==> flow/design.v (excerpt) <==
module conv_engine(
    input         clk,
    input         reset,
    input         en_ctrl,
    output [15:0] s_addr,
    output [15:0] w_addr,
    output [15:0] b_addr,
    input  [7:0]  signal,
    input  [7:0]  weight,
    input  [7:0]  bias,
    output [15:0] save_addr,
    output [7:0]  convout,
    output        en_write,
    output        finish
);
Size in the first run: ~2400 cells after synthesis, about 200 flip-flops, roughly 100 I/O pins, about 18000 µm² of cells after synthesis.
Settings: LEC_CHECK=0, ABC_AREA=1, CAP_MARGIN=20, CORE_ASPECT_RATIO=0.5, CORE_MARGIN=2, CORE_UTILIZATION=72, CTS_CLUSTER_DIAMETER=371, CTS_CLUSTER_SIZE=94, PLACE_DENSITY=0.35, SLEW_MARGIN=20, TNS_END_PERCENT=5; clock period 4.69 ns.
run.sh (not shown) runs the stock make flow with config.mk's settings and CLKGATE_MAP_FILE=.
The first run stopped in global routing (5_1_grt) (GRT-0232).
Change:
- ABC_AREA: 1 -> default
- CORE_ASPECT_RATIO: 0.5 -> default
- CORE_UTILIZATION: 72 -> 66
- CTS_CLUSTER_DIAMETER: 371 -> 356
- CTS_CLUSTER_SIZE: 94 -> 97
- TNS_END_PERCENT: 5 -> default
- clock period: 4.69 -> 5.1 ns (I/O delays scaled with it)
The changed run ran to the end with violations: negative setup slack.
Area after synthesis came out lower by 3.6%.
Die area came out higher by 4.7%.
Synthesized cell count came out lower by 15%.

---

Starting RTL as in the previous note.
clock: 5.33 ns
lec_check: 0
abc_area: 1
cap_margin: 20
core_margin: 2
core_utilization: 40
cts_cluster_diameter: 234
cts_cluster_size: 98
gpl_timing_driven: 0
hold_slack_margin: -0.05
place_density_lb_addon: 0.11
slew_margin: 10
tns_end_percent: 10
The starting point completed and failed the layout checks on negative setup slack.
Edit:
Settings changed: CORE_UTILIZATION 40 to 72, CTS_CLUSTER_DIAMETER 234 to default, CTS_CLUSTER_SIZE 98 to 76, GPL_TIMING_DRIVEN 0 to 1, HOLD_SLACK_MARGIN -0.05 to 0.29, SETUP_SLACK_MARGIN from default to -0.28, TNS_END_PERCENT 10 to 70.
Result:
- The changed run finished with negative setup slack left
- worst hold slack improved by 0.013 ns
- wire length is higher by 30%
- design area is higher by 2.6%
- total power is higher by 14%
- maximum frequency is lower by 18%
- count of clock-buffer cells in the layout is lower by 1

---

conv_engine again, from the RTL that the note above started with.
==> flow/design.v (excerpt) <==
module conv_engine(
    input         clk,
    input         reset,
    input         en_ctrl,
    output [15:0] s_addr,
    output [15:0] w_addr,
    output [15:0] b_addr,
    input  [7:0]  signal,
    input  [7:0]  weight,
    input  [7:0]  bias,
    output [15:0] save_addr,
    output [7:0]  convout,
    output        en_write,
    output        finish
);
    wire s_convout, en_save, en_sum;
    wire en_mac, en_sat, en_mult_r;
    conv_ctrl groundctrl (
        .clk(clk),
        .reset(reset),
        .en_ctrl(en_ctrl),
        .s_addr(s_addr),
        .w_addr(w_addr),
        .b_addr(b_addr),
        .save_addr(save_addr),
        .en_sum(en_sum),
        .en_save(en_save),
        .en_write(en_write),
        .s_convout(s_convout),
        .en_sat(en_sat),
        .en_mac(en_mac),
        .en_mult_r(en_mult_r),
        .finish(finish)
    );
    convolve conv (
        .clk(clk),
        .reset(reset),
        .clken(en_mac),
        .s_convout(en_write),
        .en_sat(en_sat),
        .en_mult_r(en_mult_r),
        .bias(bias),
        .signal(signal),
        .weight(weight),
        .convout(convout)
    );
endmodule
Settings: LEC_CHECK=0, CAP_MARGIN=30, CORE_ASPECT_RATIO=1.46, CORE_MARGIN=7, CORE_UTILIZATION=40, CTS_CLUSTER_DIAMETER=301, CTS_CLUSTER_SIZE=49, SLEW_MARGIN=20; clock period 10.0 ns.
The baseline produced a clean layout.
Then changed:
CAP_MARGIN = 0   (was 30)
CORE_ASPECT_RATIO = 0.5   (was 1.46)
CORE_UTILIZATION = 56   (was 40)
PLACE_DENSITY = 0.35   (was not set)
SETUP_SLACK_MARGIN = 1.76   (was not set)
TNS_END_PERCENT = 20   (was not set)
Result:
- design area shrinks by 0.69%
- sequential power is about the same
- power grows by 0.51%
- critical path depth grows by 1
- wire length shrinks by about 6%
- die area shrinks by about 26%
- first-iteration DRC count grows by about 22%

---

conv_engine again, from the RTL that the note above started with.
clock: 7.81 ns
lec_check: 0
abc_area: 0
cap_margin: 5
cell_pad_in_sites_global_placement: 2
core_margin: 2
core_utilization: 32
cts_cluster_diameter: 330
cts_cluster_size: 40
gpl_routability_driven: 0
gpl_timing_driven: 1
min_routing_layer: met2
place_density_lb_addon: 0.11
slew_margin: 0
tns_end_percent: 70
The first run produced a clean layout.
Then changed:
- ABC_AREA: 0 -> 1
- SETUP_SLACK_MARGIN: not set -> -0.21
- clock period: 7.81 -> 4.76 ns (I/O delays scaled with it)
Now the flow finished but fails on DRC, setup timing.
Setup slack got worse by 1200 ps.
Final area grows by 26%.
Power grows to 2.7 times its value.
Global-route usage grows by 2.0 points.
Utilization grows by 7.6 points.
Via count grows by 20%.
Non-clock buffer count grows by 327.
Then changed:
- SLEW_MARGIN: 0 -> 30
- TNS_END_PERCENT: 70 -> 35
After rerunning: The changed run produced a layout that fails on setup timing. Power drops by 5.9%. Combinational power decreases by 7.4%. Via count is lower by 0.41%. Wire length is lower by 0.70%. Non-clock buffer count fell by 11.
Then changed:
- ABC_AREA: 1 -> not set
- CAP_MARGIN: 5 -> 20
- CELL_PAD_IN_SITES_GLOBAL_PLACEMENT: 2 -> not set
- CORE_UTILIZATION: 32 -> 40
- CTS_CLUSTER_DIAMETER: 330 -> 364
- CTS_CLUSTER_SIZE: 40 -> not set
- GPL_TIMING_DRIVEN: 1 -> not set
- MIN_ROUTING_LAYER: met2 -> not set
- PLACE_DENSITY_LB_ADDON: 0.11 -> not set
- SETUP_SLACK_MARGIN: -0.21 -> not set
- SLEW_MARGIN: 30 -> 5
- TNS_END_PERCENT: 35 -> not set
- clock period: 4.76 -> 10.0 ns (I/O delays scaled with it)
What happened: The new run went through all stages and came out clean; critical path depth decreases by 5; total power shrinks by 70%; utilization came out higher by 2.1 points; wire length goes down by about 26%; non-clock buffer count falls by 335; via count falls by 40%; global-route usage falls by 10 points; clock power shrinks by 53%; die area drops by 23%; final area came out lower by 20%; setup slack gains 2400 ps.

---

job 101:
Starting RTL as in the previous note.
Settings: LEC_CHECK=0, CAP_MARGIN=10, CORE_MARGIN=3, CORE_UTILIZATION=40, CTS_CLUSTER_DIAMETER=364, GPL_ROUTABILITY_DRIVEN=0, SLEW_MARGIN=0; clock period 10.0 ns.
Both conditions hold for job 101: the flow ran to the end and the final layout passed the timing, design-rule and antenna checks.
Input-level comparison between job 102 and job 101:
- CAP_MARGIN now 30, was 10
- GPL_ROUTABILITY_DRIVEN no longer set, was 0
- CORE_UTILIZATION now 56, was 40
- CORE_ASPECT_RATIO now 1.46, previously not set
- CTS_CLUSTER_SIZE now 49, previously not set
- PLACE_DENSITY now 0.35, previously not set
- CTS_CLUSTER_DIAMETER now 301, was 364
- CORE_MARGIN now 7, was 3
- TNS_END_PERCENT now 20, previously not set
- SLEW_MARGIN now 20, was 0
Highest attainable clock frequency in job 102 is about 0.9% higher than in job 101. The number of different library cells in the post-synthesis netlist on job 102 is in line with that on job 101. Job 102 reports a higher via count normalized by instance count than job 101 does. Job 102 vs job 101 — met3 routed wirelength dropped 280 um. Sort job 101 and job 102 by first-pass GRT wire length, ascending, and job 101 comes first.
#### Input delta (job 103 over job 102)
- a change of CORE_UTILIZATION from 56 to 68
- a deleted PLACE_DENSITY that had been 0.35
- a deleted CTS_CLUSTER_SIZE that had been 49
- a deleted TNS_END_PERCENT that had been 20
- a change of CAP_MARGIN from 30 to 20
- a change of CORE_MARGIN from 7 to 2
- a deleted CTS_CLUSTER_DIAMETER that had been 301
- a deleted CORE_ASPECT_RATIO that had been 1.46
- a change of the clock period (ns, I/O delays scaled along) from 10.0 to 7.45
--- outcome ---
Job 103 ends up with lower overall chip area than job 102 does.
[compare] base=job 102 new=job 103: layout clock buffer count has decreased; total power has increased; net load switching power has increased.
## Diff of input files: job 104 against job 103
- CAP_MARGIN now 0, was 20
- CTS_CLUSTER_DIAMETER now 102, previously not set
- PLACE_DENSITY now 0.66, previously not set
- CORE_UTILIZATION now 72, was 68
- the clock period (ns, I/O delays scaled along) now 5.94, was 7.45
Notes after the runs:
The layout from job 104, despite a flow that completed every stage, fails the layout checks, with the failing checks listed as setup timing.
Of job 104 and job 103, the run reporting the lower final core utilization was job 103.
Job 104 vs job 103: area added between synthesis and finish up in job 104
On combinational share of power: job 104 sits above job 103.
The via count of the first global-routing pass reported for job 104 is greater than that of job 103 by about 9%.
Compare job 104 and job 103 | share of total power in the clock network lower: job 104
Looking at worst reg2reg path depth, job 104 sits about 4% higher than job 103 does.
Job 104 vs. job 103: final area went up by 6.4%.
Going from job 103 to job 104, cell count along the critical path grew by a few percent.
The routed wire length in job 104 sits 7600 um above the value recorded for job 103.
### job 104 -> job 105
- CAP_MARGIN changed from 0 to 20
- CTS_CLUSTER_DIAMETER removed (was 102)
- CORE_UTILIZATION changed from 72 to 70
- SETUP_SLACK_MARGIN newly set to -0.36
- PLACE_DENSITY removed (was 0.66)
- the clock period (ns, I/O delays scaled along) changed from 5.94 to 5.49
## What came out
- The final report for job 105 shows a completed flow and a layout that fails verification, specifically setup timing.
- The full die area of job 105 is higher than that of job 104.
- [compare] base=job 104 new=job 105: delay of the slowest cell on the worst path increased 0.02 ns; count of TritonRoute iterations in the first routing pass increased 2.

---

conv_engine again, from the RTL that the note above started with.
Settings: LEC_CHECK=0, ABC_AREA=1, CAP_MARGIN=20, CORE_MARGIN=2, CORE_UTILIZATION=72, CTS_CLUSTER_DIAMETER=381, CTS_CLUSTER_SIZE=13, GPL_TIMING_DRIVEN=1, PLACE_DENSITY_LB_ADDON=0.14, SETUP_SLACK_MARGIN=0.6, SLEW_MARGIN=40, TNS_END_PERCENT=70; clock period 2.05 ns.
The baseline failed in clock tree synthesis.
Next try:
- ABC_AREA: 1 -> unset
- CORE_UTILIZATION: 72 -> 40
- CTS_CLUSTER_DIAMETER: 381 -> unset
- CTS_CLUSTER_SIZE: 13 -> unset
- GPL_TIMING_DRIVEN: 1 -> unset
- PLACE_DENSITY_LB_ADDON: 0.14 -> unset
- SETUP_SLACK_MARGIN: 0.6 -> unset
- SLEW_MARGIN: 40 -> 20
- TNS_END_PERCENT: 70 -> unset
- clock period: 2.05 -> 8.44 ns (I/O delays scaled with it)
Outcome: This time the run ran to the end with no violations; area after synthesis fell by 3.6%; synthesized cell count fell by 15%; die area rose by 71%.

---

## job 3979
conv_engine again, from the RTL that the note above started with.
export LEC_CHECK = 0
export CAP_MARGIN = 30
export CORE_ASPECT_RATIO = 1.46
export CORE_MARGIN = 10
export CORE_UTILIZATION = 56
export CTS_CLUSTER_DIAMETER = 301
export CTS_CLUSTER_SIZE = 49
export HOLD_SLACK_MARGIN = -0.1
export PLACE_DENSITY = 0.35
export SLEW_MARGIN = 0
export TNS_END_PERCENT = 20
create_clock -name core_clock -period 10.0 [get_ports {clk}]
The inputs of job 459 differ from those of job 3979 as listed below.
Settings: putting GPL_TIMING_DRIVEN at 0 where nothing was set; swapping 1.46 for 1.27 in CORE_ASPECT_RATIO; putting CELL_PAD_IN_SITES_GLOBAL_PLACEMENT at 2 where nothing was set; clearing HOLD_SLACK_MARGIN, which used to be -0.1; swapping 30 for 20 in CAP_MARGIN; putting SETUP_SLACK_MARGIN at 0.96 where nothing was set; putting GPL_ROUTABILITY_DRIVEN at 0 where nothing was set; swapping 56 for 33 in CORE_UTILIZATION; putting ABC_AREA at 1 where nothing was set; clearing TNS_END_PERCENT, which used to be 20; swapping 10 for 6 in CORE_MARGIN; clearing CTS_CLUSTER_DIAMETER, which used to be 301; swapping 0 for 15 in SLEW_MARGIN; clearing CTS_CLUSTER_SIZE, which used to be 49; clearing PLACE_DENSITY, which used to be 0.35.
Findings:
Of job 459 and job 3979, it is job 459 that has the higher worst setup slack. The highest clock rate reported for job 459 is greater than that of job 3979 by 0.0013 GHz. Final cell utilization of the core was lower in job 459 than in job 3979. Compared with job 3979, job 459 shows a die extent in y that is about 18% higher. The register share after synthesis number comes out lower for job 459 vs job 3979. Delta (job 459 minus job 3979): sum of negative setup slack held; data arrival time of the worst path went down.
The inputs of job 8997 differ from those of job 459 as listed below.
Settings: putting HOLD_SLACK_MARGIN at 0.21 where nothing was set; swapping 0.96 for 1.59 in SETUP_SLACK_MARGIN; putting CELL_PAD_IN_SITES_DETAIL_PLACEMENT at 1 where nothing was set; putting CTS_CLUSTER_SIZE at 69 where nothing was set; swapping 20 for 15 in CAP_MARGIN; swapping 0 for 1 in GPL_ROUTABILITY_DRIVEN; swapping 10.0 for 7.37 in the clock period (ns, I/O delays scaled along).
==> results <==
Job 8997 reached the final stage; the timing, design-rule and antenna checks on its layout passed.
[compare] base=job 459 new=job 8997: clock buffer count from CTS neither gained nor lost much, final period utilization picked up an extra 3.8 points, non-clock buffer count picked up an extra 37%.
Job 8997 has less setup slack than job 459.
Job 459 → job 8997: total power draw climbed about 80%; met1 routing resource usage after global routing climbed 0.49 points; first-pass GRT wire length climbed 6.1%; cell area climbed 7.2%; number of setup buffers added after CTS climbed 31.
Job 8997 against job 459; power density over the cells is up by more than half.
#### Input delta (job 2051 over job 8997)
Settings: a deleted CELL_PAD_IN_SITES_GLOBAL_PLACEMENT that had been 2; a deleted HOLD_SLACK_MARGIN that had been 0.21; an added PLACE_DENSITY of 0.35; a change of SLEW_MARGIN from 15 to 20; a change of CAP_MARGIN from 15 to 20; a deleted CORE_ASPECT_RATIO that had been 1.27; a deleted CELL_PAD_IN_SITES_DETAIL_PLACEMENT that had been 1; a change of CORE_MARGIN from 6 to 2; a deleted SETUP_SLACK_MARGIN that had been 1.59; a change of CORE_UTILIZATION from 33 to 63; a change of CTS_CLUSTER_SIZE from 69 to 94; a deleted GPL_TIMING_DRIVEN that had been 0; a deleted GPL_ROUTABILITY_DRIVEN that had been 1; a change of the clock period (ns, I/O delays scaled along) from 7.37 to 4.69.
--- outcome ---
- Final checks on job 2051, whose flow otherwise completed, came back failing, citing negative setup slack.
- Against job 8997, job 2051 comes in 29 higher on final number of setup-violating endpoints.
- Per the comparison of job 2051 with job 8997, final cell count shows a reduction of 104, post-route setup TNS went down, die footprint lower, largest fanout on the critical path decreased 3.
- [compare] base=job 8997 new=job 2051: clock network fraction of total power lost 4.8 points; met2 demand-to-capacity share in global routing went up.
- For job 8997, the class of the most critical setup path was in2reg, unlike job 2051, where it was reg2reg.
- Compared with job 8997, in job 2051 worst ir drop on vdd up 84%, max-cap check violation count flat, growth of design area from synthesis to finish up 17 points.
diff inputs: job 2051 => job 6060
Settings: SETUP_SLACK_MARGIN: unset -> 0.51; PLACE_DENSITY: 0.35 -> 0.4; CTS_CLUSTER_SIZE: 94 -> unset; CORE_UTILIZATION: 63 -> 70; the clock period (ns, I/O delays scaled along): 4.69 -> 5.49.
==> results <==
- Layout checks on job 6060: not met. Flow itself completed; violations: negative setup slack.
- Tally of clock buffers in the finished layout in job 6060 vs job 2051: down 1
- In job 6060 the worst vdd rail ir drop turned out 7.0 uV lower than in job 2051.
- For job 6060, the first element of the critical path was groundctrl.iter.i[3], unlike job 2051, where it was groundctrl.iter.m[1].
- Diff job 2051 -> job 6060: design area fell 7.0%; core area saw a decrease.
#### Input delta (job 7382 over job 6060)
Settings: a deleted ABC_AREA that had been 1; a deleted SETUP_SLACK_MARGIN that had been 0.51; a change of CORE_UTILIZATION from 70 to 44; a deleted PLACE_DENSITY that had been 0.4; a change of the clock period (ns, I/O delays scaled along) from 5.49 to 4.51.
==> results <==
Compared with job 6060, wire length on met1 in job 7382 increased by a few percent. Data arrival time of the critical path (higher): job 6060. Depth of the worst register-to-register path: job 6060 and job 7382 compared, lower one is job 7382. Job 7382 has final core utilization below what job 6060 had. Job 6060: all stages done; final checks FAILED (negative setup slack). The flow completed for job 7382, but it is not clean: the layout still shows negative setup slack. Cell depth of the worst min-delay path down 1 in job 7382 wrt job 6060. Detailed-route via count came out lower on job 7382 than on job 6060. [diff] first-pass GRT wire length, job 7382 relative to job 6060: improvement. Diff job 6060 -> job 7382 | sequential share of layout area | decrease of 0.87 points.
Power and IR drop assume default switching activity.
